## mem_ram
module mem_ram (input clk, wren, 
                input [3:0] d11,input [3:0] d12,input [3:0] d13,input [3:0] d14,input [3:0] d15,input [3:0] d16,input [3:0] d17,input [3:0]d18,
					 input [3:0] d21,input [3:0] d22,input [3:0] d23,input [3:0] d24,input [3:0] d25,input [3:0] d26,input [3:0] d27,input [3:0]d28,
					 input [3:0] d31,input [3:0] d32,input [3:0] d33,input [3:0] d34,input [3:0] d35,input [3:0] d36,input [3:0] d37,input [3:0]d38,
					 input [3:0] d41,input [3:0] d42,input [3:0] d43,input [3:0] d44,input [3:0] d45,input [3:0] d46,input [3:0] d47,input [3:0]d48,
					 input [3:0] r1,input [3:0] r2,
					 input [3:0] r3,input [3:0] r4,
					 output [11:0] w_sum11,
					 output [11:0] w_sum12,
					 output [11:0] w_sum13,
					 output [11:0] w_sum14,
					 output [11:0] w_sum15,
					 output [11:0] w_sum16,
					 output [11:0] w_sum17,
					 output [11:0] w_sum18
					 );
Size: ~2,200 cells after synthesis, ~130 flip-flops, about 22,000 um2 of cells after synthesis.
clock: 5.35 ns
lec_check: 0
cap_margin: 20
core_margin: 2
core_utilization: 60
cts_cluster_size: 70
max_routing_layer: met4
slew_margin: 20
run.sh (not shown) runs the stock make flow with config.mk's settings and CLKGATE_MAP_FILE=.
The baseline ran to the end with violations: setup timing.
Rerun with:
--- a/flow/config.mk
+++ b/flow/config.mk
@@ -6,8 +6,8 @@
 export NUM_CORES = 4
 export LEC_CHECK = 0
+export ABC_AREA = 1
 export CAP_MARGIN = 20
 export CORE_MARGIN = 2
-export CORE_UTILIZATION = 60
-export CTS_CLUSTER_SIZE = 70
-export MAX_ROUTING_LAYER = met4
+export CORE_UTILIZATION = 71
+export CTS_CLUSTER_SIZE = 99
 export SLEW_MARGIN = 20
==> flow/constraint.sdc (replaced) <==
create_clock -name core_clock -period 11.4 [get_ports {clk}]
set_input_delay 2.2800 -clock core_clock [delete_from_list [all_inputs] [get_ports {clk}]]
set_output_delay 2.2800 -clock core_clock [all_outputs]
set_load 0.01 [all_outputs]
Outcome: This time the run produced a clean layout. Final cell count increases by a few percent. Setup slack gets better by 2.5 ns. First-iteration DRC count decreases by a little under a tenth. Hold slack gets better by 1.3 ns. Sequential cell count stays the same. Die area decreases by roughly a tenth. Final area decreases by about a fifth. Non-clock buffer count decreases by 332. Synthesized cell count increases by about a fifth.
Rerun with:
--- a/flow/config.mk
+++ b/flow/config.mk
@@ -6,8 +6,6 @@
 export NUM_CORES = 4
 export LEC_CHECK = 0
-export ABC_AREA = 1
 export CAP_MARGIN = 20
 export CORE_MARGIN = 2
-export CORE_UTILIZATION = 71
-export CTS_CLUSTER_SIZE = 99
+export CORE_UTILIZATION = 17
 export SLEW_MARGIN = 20
What happened: The changed run completed without violations; synthesized cell count shrinks by about a fifth; utilization shrinks by 61 points; wire length grows by a quarter to a third; non-clock buffer count grows by 10; setup slack is better by 0.35 ns.
Rerun with:
--- a/flow/config.mk
+++ b/flow/config.mk
@@ -8,4 +8,4 @@
 export CAP_MARGIN = 20
 export CORE_MARGIN = 2
-export CORE_UTILIZATION = 17
+export CORE_UTILIZATION = 58
 export SLEW_MARGIN = 20
==> flow/constraint.sdc (replaced) <==
create_clock -name core_clock -period 5.43 [get_ports {clk}]
set_input_delay 1.0860 -clock core_clock [delete_from_list [all_inputs] [get_ports {clk}]]
set_output_delay 1.0860 -clock core_clock [all_outputs]
set_load 0.01 [all_outputs]
=> Now the flow finished but fails on setup timing; area after synthesis stays the same; setup slack got worse by 2.6 ns; first-iteration DRC count came out higher by 49%; global-route usage came out higher by 24 points; routed wire length barely changes; synthesized cell count does not change.
Rerun with:
--- a/flow/config.mk
+++ b/flow/config.mk
@@ -8,4 +8,5 @@
 export CAP_MARGIN = 20
 export CORE_MARGIN = 2
-export CORE_UTILIZATION = 58
+export CORE_UTILIZATION = 40
+export HOLD_SLACK_MARGIN = 0.07
 export SLEW_MARGIN = 20
==> flow/constraint.sdc (replaced) <==
create_clock -name core_clock -period 5.6 [get_ports {clk}]
set_input_delay 1.1200 -clock core_clock [delete_from_list [all_inputs] [get_ports {clk}]]
set_output_delay 1.1200 -clock core_clock [all_outputs]
set_load 0.01 [all_outputs]
The new run produced a layout that fails on setup timing.
Global-route usage went down by 11 points.
Clock-buffer cell count went up by 2.
Hold slack gains 0.021 ns.
Synthesized area is unchanged.
Sequential share of layout area stays flat.
Setup slack gains 0.13 ns.
Cell count went up by 5.5%.

mem_ram again, from the RTL that the note above started with.
clock: 12.6 ns
lec_check: 0
cap_margin: 20
cell_pad_in_sites_detail_placement: 2
cell_pad_in_sites_global_placement: 1
core_margin: 2
core_utilization: 18
gpl_timing_driven: 1
hold_slack_margin: 0.07
place_density_lb_addon: 0.09
setup_slack_margin: 0.31
slew_margin: 35
tns_end_percent: 40
Then changed:
==> flow/config.mk (replaced) <==
export PLATFORM = sky130hd
export DESIGN_NAME = mem_ram
export DESIGN_NICKNAME = mem_ram
export VERILOG_FILES = /design/flow/design.v
export SDC_FILE = /design/flow/constraint.sdc
export NUM_CORES = 4
export LEC_CHECK = 0
export CAP_MARGIN = 20
export CORE_MARGIN = 2
export CORE_UTILIZATION = 40
export SLEW_MARGIN = 20
==> flow/constraint.sdc (replaced) <==
create_clock -name core_clock -period 9.71 [get_ports {clk}]
set_input_delay 1.9420 -clock core_clock [delete_from_list [all_inputs] [get_ports {clk}]]
set_output_delay 1.9420 -clock core_clock [all_outputs]
set_load 0.01 [all_outputs]
Effect: Synthesized cell count is unchanged. Die size falls by 54%. Global-route usage is higher by 7.2 points. Count of clock-buffer cells in the layout is unchanged. Via count falls by about 1.9%.
Then changed:
--- a/flow/config.mk
+++ b/flow/config.mk
@@ -9,3 +9,3 @@
 export CORE_MARGIN = 2
-export CORE_UTILIZATION = 40
+export CORE_UTILIZATION = 66
 export SLEW_MARGIN = 20
==> flow/constraint.sdc (replaced) <==
create_clock -name core_clock -period 6.6 [get_ports {clk}]
set_input_delay 1.3200 -clock core_clock [delete_from_list [all_inputs] [get_ports {clk}]]
set_output_delay 1.3200 -clock core_clock [all_outputs]
set_load 0.01 [all_outputs]
With this change the flow reached the layout checks and failed them: setup timing; utilization rises by 42 points; die area decreases by 39%; cell area climbs by 14%; cell count fell by 0.45%; synthesized cell count does not change; wire length went up by 34%; non-clock buffer count increases by 237.
